==> fjord <==
==> flow/design.v <==
`timescale 1ns / 1ps
module fft_4(
        input               clk,
        input               rst_n,
        input wire signed [ 15:0]                   x0_real, 
        input wire signed [ 15:0]                   x0_imag,
        input wire signed [ 15:0]                   x1_real,
        input wire signed [ 15:0]                   x1_imag,
        input wire signed [ 15:0]                   x2_real,
        input wire signed [ 15:0]                   x2_imag,
        input wire signed [ 15:0]                   x3_real,
        input wire signed [ 15:0]                   x3_imag,
        output reg signed [ 15:0]                   X0_real,
        output reg signed [ 15:0]                   X0_imag,
        output reg signed [ 15:0]                   X1_real,
        output reg signed [ 15:0]                   X1_imag,            
        output reg signed [ 15:0]                   X2_real,
        output reg signed [ 15:0]                   X2_imag,
        output reg signed [ 15:0]                   X3_real,
        output reg signed [ 15:0]                   X3_imag
    );
parameter W4_0_real = 16'h7FFF; 
parameter W4_0_imag = 16'h0000;
parameter W4_1_real = 16'h0000;
parameter W4_1_imag = 16'h8000; 
parameter W4_2_real = 16'h8000; 
parameter W4_2_imag = 16'h0000; 
parameter W4_3_real = 16'h0000;   
parameter W4_3_imag = 16'h7FFF; 
        reg signed [ 15:0]              s0_real;
        reg signed [ 15:0]              s0_imag;
        reg signed [ 15:0]              s1_real;
        reg signed [ 15:0]              s1_imag;
        reg signed [ 15:0]              s2_real;
        reg signed [ 15:0]              s2_imag;
        reg signed [ 15:0]              s3_real;
        reg signed [ 15:0]              s3_imag;
        reg signed [ 15:0]              r0_real;
        reg signed [ 15:0]              r0_imag;
        reg signed [ 15:0]              r1_real;
        reg signed [ 15:0]              r1_imag;
        reg signed [ 15:0]              r2_real;
        reg signed [ 15:0]              r2_imag;
        reg signed [ 15:0]              r3_real;
        reg signed [ 15:0]              r3_imag;       
always @(posedge clk or negedge rst_n) begin
    if(!rst_n)begin
        s0_real     <=      'h0;
        s0_imag     <=      'h0;      
        s1_real     <=      'h0;
        s1_imag     <=      'h0;
        s2_real     <=      'h0;
        s2_imag     <=      'h0;
        s3_real     <=      'h0;
        s3_imag     <=      'h0;
    end
    else begin
        s0_real     <=      x0_real + x1_real;
        s0_imag     <=      x0_imag + x1_imag;
        s1_real     <=      x0_real - x1_real;
        s1_imag     <=      x0_imag - x1_imag;  
        s2_real     <=      x2_real + x3_real;
        s2_imag     <=      x2_imag + x3_imag;
        s3_real     <=      x2_real - x3_real;
        s3_imag     <=      x2_imag - x3_imag;
    end
end
always@(posedge clk or negedge rst_n)begin
    if (!rst_n)begin
        r0_real     <=      'h0;      
        r0_imag     <=      'h0;
        r1_real     <=      'h0;
        r1_imag     <=      'h0;
        r2_real     <=      'h0;
        r2_imag     <=      'h0;
        r3_real     <=      'h0;
        r3_imag     <=      'h0;
    end
    else begin
        r0_real     <=      s0_real + s2_real;
        r0_imag     <=      s0_imag + s2_imag;
        r2_real     <=      s0_real - s2_real;
        r2_imag     <=      s0_imag - s2_imag;
        r1_real     <=      s1_real + s3_imag;
        r1_imag     <=      s1_imag - s3_real;
        r3_real     <=      s1_real - s3_imag;
        r3_imag     <=      s1_imag + s3_real;
    end
end
always@(posedge clk or negedge rst_n)begin
    if (!rst_n)begin
        X0_real    <=       'b0;    
        X0_imag    <=       'b0; 
        X1_real    <=       'b0; 
        X1_imag    <=       'b0; 
        X2_real    <=       'b0; 
        X2_imag    <=       'b0; 
        X3_real    <=       'b0; 
        X3_imag    <=       'b0;
    end
    else begin
        X0_real    <=       r0_real;
        X0_imag    <=       r0_imag;
        X1_real    <=       r1_real;
        X1_imag    <=       r1_imag;
        X2_real    <=       r2_real;
        X2_imag    <=       r2_imag;
        X3_real    <=       r3_real;
        X3_imag    <=       r3_imag;
        end
end
endmodule
==> flow/run.sh <==
#!/bin/bash
# the make line also repeats each setting of config.mk as NAME=value (left out here)
make -C /OpenROAD-flow-scripts/flow DESIGN_CONFIG=/design/flow/config.mk WORK_HOME=/design/flow/orfs CLKGATE_MAP_FILE= finish
==> flow/config.mk <==
export PLATFORM = sky130hd
export DESIGN_NAME = fft_4
export DESIGN_NICKNAME = fft_4
export VERILOG_FILES = /design/flow/design.v
export SDC_FILE = /design/flow/constraint.sdc
export NUM_CORES = 4
export LEC_CHECK = 0
export CAP_MARGIN = 20
export CORE_MARGIN = 2
export CORE_UTILIZATION = 46
export SLEW_MARGIN = 20
==> flow/constraint.sdc <==
create_clock -name core_clock -period 2.97 [get_ports {clk}]
set_input_delay 0.5940 -clock core_clock [delete_from_list [all_inputs] [get_ports {clk}]]
set_output_delay 0.5940 -clock core_clock [all_outputs]
set_load 0.01 [all_outputs]
==> willow: changes against fjord <==
--- a/flow/config.mk
+++ b/flow/config.mk
@@ -7,5 +7,8 @@
 export LEC_CHECK = 0
+export ABC_AREA = 1
 export CAP_MARGIN = 20
 export CORE_MARGIN = 2
-export CORE_UTILIZATION = 46
+export CORE_UTILIZATION = 72
+export CTS_CLUSTER_DIAMETER = 400
+export CTS_CLUSTER_SIZE = 98
 export SLEW_MARGIN = 20
==> flow/constraint.sdc (replaced) <==
create_clock -name core_clock -period 0.948 [get_ports {clk}]
set_input_delay 0.1896 -clock core_clock [delete_from_list [all_inputs] [get_ports {clk}]]
set_output_delay 0.1896 -clock core_clock [all_outputs]
set_load 0.01 [all_outputs]
==> amber: changes against fjord <==
--- a/flow/config.mk
+++ b/flow/config.mk
@@ -9,3 +9,4 @@
 export CORE_MARGIN = 2
-export CORE_UTILIZATION = 46
+export CORE_UTILIZATION = 70
+export SETUP_SLACK_MARGIN = 0.85
 export SLEW_MARGIN = 20
==> flow/constraint.sdc (replaced) <==
create_clock -name core_clock -period 3.29 [get_ports {clk}]
set_input_delay 0.6580 -clock core_clock [delete_from_list [all_inputs] [get_ports {clk}]]
set_output_delay 0.6580 -clock core_clock [all_outputs]
set_load 0.01 [all_outputs]
==> comparison table <==
| metric | amber | fjord | willow |
|---|---|---|---|
| Result of the run | finished clean | finished clean | stopped before the end |
| Last stage reached | - | - | 4_1_cts |
| Clk root buf | sky130_fd_sc_hd__clkbuf_16 | sky130_fd_sc_hd__clkbuf_16 | - |
| Synthesized area per cell | 10.0 µm² | 10.0 µm² | 7.54 µm² |
| Cell-internal power | 13.4 mW | 14.9 mW | - |
| Post-synth net total | 2479 | 2479 | 3639 |
| Tcrit/Tclk final | 0.859 | 0.905 | - |
| Met2 Use GR | 0.689 | 0.370 | - |
| Skew-Pair Late Insertion Delay | 0.54 ns | 0.57 ns | - |
| Number of distinct library cells after synthesis | 80 | 80 | 29 |
| Layout Skew | 0.0227 ns | 0.0162 ns | - |
| Total number of warnings across the stage logs | 154 | 146 | - |
| Share of final layout cell area taken by non-clock buffers | 0.126 | 0.132 | - |
| Remaining max-slew budget at the tightest pin | 0.412 | 0.533 | - |
| Post-CTS Repair Setup Buffers | 35 | 0 | - |
| Total area of multi-input combinational cells | 11800 µm² | 10500 µm² | - |
| Flop share of the area | 0.344 | 0.353 | - |
| Fraction of the yosys area taken by sequential cells | 0.443 | 0.443 | 0.380 |
| Post-CTS Hold Buffers | 0 | 0 | - |
| Placed instance count | 2679 | 2984 | 4325 |
| Time the final worst path needs with I/O delays and setup | 2.82 ns | 2.69 ns | - |
| Portion of total power attributed to sequential cells | 0.338 | 0.351 | - |
| Arrival time at the worst endpoint | 3.25 ns | 3.12 ns | - |

---

==> run a <==
RTL: the design.v shown in full above, as it stands there.
clock: 2.44 ns
lec_check: 0
cap_margin: 20
core_margin: 2
core_utilization: 20
slew_margin: 20
run.sh (not shown) runs the stock make flow with config.mk's settings and CLKGATE_MAP_FILE=.
==> run b (differences from run a) <==
- CORE_UTILIZATION: 20 -> 72
- CTS_CLUSTER_SIZE: default -> 14
- HOLD_SLACK_MARGIN: default -> 0.29
- PLACE_DENSITY: default -> 0.79
==> flow/constraint.sdc (replaced) <==
create_clock -name core_clock -period 2.82 [get_ports {clk}]
set_input_delay 0.5640 -clock core_clock [delete_from_list [all_inputs] [get_ports {clk}]]
set_output_delay 0.5640 -clock core_clock [all_outputs]
set_load 0.01 [all_outputs]
==> run c (differences from run a) <==
- CORE_UTILIZATION: 20 -> 40
==> flow/constraint.sdc (replaced) <==
create_clock -name core_clock -period 3.5 [get_ports {clk}]
set_input_delay 0.7000 -clock core_clock [delete_from_list [all_inputs] [get_ports {clk}]]
set_output_delay 0.7000 -clock core_clock [all_outputs]
set_load 0.01 [all_outputs]
==> results_slide.txt <==
Run Summary

Run status
  • Status: complete, but fails checks
  • Failing Checks: negative setup slack

Final timing
  • Setup ws final: -63.0 ps
  • Final Setup Violations: 4
  • Clock skew: 22.2 ps

Setup path
  • Worst Path Required: roughly 2900 ps
  • Setup crit end: r0_imag[12]
  • R2R cell count: 12

Pwr
  • Logic pwr share: 43.7%

Placed design
  • Dpl ws: -884 ps
  • GP Congestion: 0.884

Global route
  • GR met2 Demand/Resource: 19.3%
Source of the figures above: run a

==> results_slide.txt <==
Run Summary

Setup path
  • Setup crit end: s0_real[15]
  • R2R cell count: 10

Final timing
  • Clock skew: 7.55 ps
  • Final Setup Violations: 0

Run status
  • Status: no timing/DRC/antenna violations

Placed design
  • Dpl ws: slightly below 90 ps
  • GP Congestion: between 0.9 and 1

Global route
  • GR met2 Demand/Resource: 32.4%
Source of the figures above: run c

==> results_slide.txt <==
Run Summary

Run status
  • Status: complete, but fails checks
  • Failing Checks: negative setup slack

Die
  • Chip Width: 175 µm

Clock tree
  • # Post-CTS Setup Buffers: 0

Global route
  • GR met2 Demand/Resource: 70.4%

Setup path
  • Slowest CP cell: a31oi_1
  • Worst setup path startpoint: s0_real[1]
  • Worst Path Required: 3240 ps

Final timing
  • Final Setup Violations: 6
  • Setup ws final: -302 ps

Pwr
  • Logic pwr share: 43.4%

Placed design
  • GP Congestion: ~1.0

Yosys
  • Seq/Total Area, Yosys: 44.3%
Source of the figures above: run b


---

==> garnet <==
RTL: the design.v shown in full above, as it stands there.
Settings: LEC_CHECK=0, ABC_AREA=1, CAP_MARGIN=20, CORE_MARGIN=2, CORE_UTILIZATION=72, CTS_CLUSTER_DIAMETER=400, CTS_CLUSTER_SIZE=98, SETUP_SLACK_MARGIN=0.28, SLEW_MARGIN=20, TNS_END_PERCENT=10; clock period 0.948 ns.
==> cedar (differences from garnet) <==
Settings changed: ABC_AREA 1 to default, CORE_MARGIN 2 to 10, CORE_UTILIZATION 72 to 40, CTS_CLUSTER_DIAMETER 400 to default, CTS_CLUSTER_SIZE 98 to default, SETUP_SLACK_MARGIN 0.28 to default, TNS_END_PERCENT 10 to 85.
==> flow/constraint.sdc (replaced) <==
create_clock -name core_clock -period 3.5 [get_ports {clk}]
set_input_delay 0.7000 -clock core_clock [delete_from_list [all_inputs] [get_ports {clk}]]
set_output_delay 0.7000 -clock core_clock [all_outputs]
set_load 0.01 [all_outputs]
==> delta (differences from garnet) <==
Settings changed: CTS_CLUSTER_DIAMETER 400 to default, CTS_CLUSTER_SIZE 98 to 99, SETUP_SLACK_MARGIN 0.28 to default, TNS_END_PERCENT 10 to default.
==> flow/constraint.sdc (replaced) <==
create_clock -name core_clock -period 2.05 [get_ports {clk}]
set_input_delay 0.4100 -clock core_clock [delete_from_list [all_inputs] [get_ports {clk}]]
set_output_delay 0.4100 -clock core_clock [all_outputs]
set_load 0.01 [all_outputs]
==> raven (differences from garnet) <==
Settings changed: ABC_AREA 1 to default, CORE_UTILIZATION 72 to 70, CTS_CLUSTER_DIAMETER 400 to default, CTS_CLUSTER_SIZE 98 to 37, SETUP_SLACK_MARGIN 0.28 to 0.43, TNS_END_PERCENT 10 to default.
==> flow/constraint.sdc (replaced) <==
create_clock -name core_clock -period 2.82 [get_ports {clk}]
set_input_delay 0.5640 -clock core_clock [delete_from_list [all_inputs] [get_ports {clk}]]
set_output_delay 0.5640 -clock core_clock [all_outputs]
set_load 0.01 [all_outputs]
==> summary of the runs <==
cedar went through all stages and came out clean. garnet aborted during 5_1_grt. raven aborted during 5_1_grt. delta ran to the end with violations: setup timing.
Register-to-register slack: cedar is higher than delta (0.81 ns).
In delta the via count is larger than in cedar, by 63%.
Of delta and cedar, delta has the higher hold slack (gap 0.21 ns).
Combinational power: cedar is lower than delta (about 50%).
Against delta, the cell count of cedar is smaller by 27%.
Against cedar, the non-clock buffer count of delta is higher by 231.
Between cedar and delta, the lower sequential share of layout area is in delta (gap 5.5 points).
Area after synthesis is the same in garnet and delta.
Of cedar and delta, delta has the higher power (gap 46%, measured against delta).
Power and IR drop assume default switching activity.
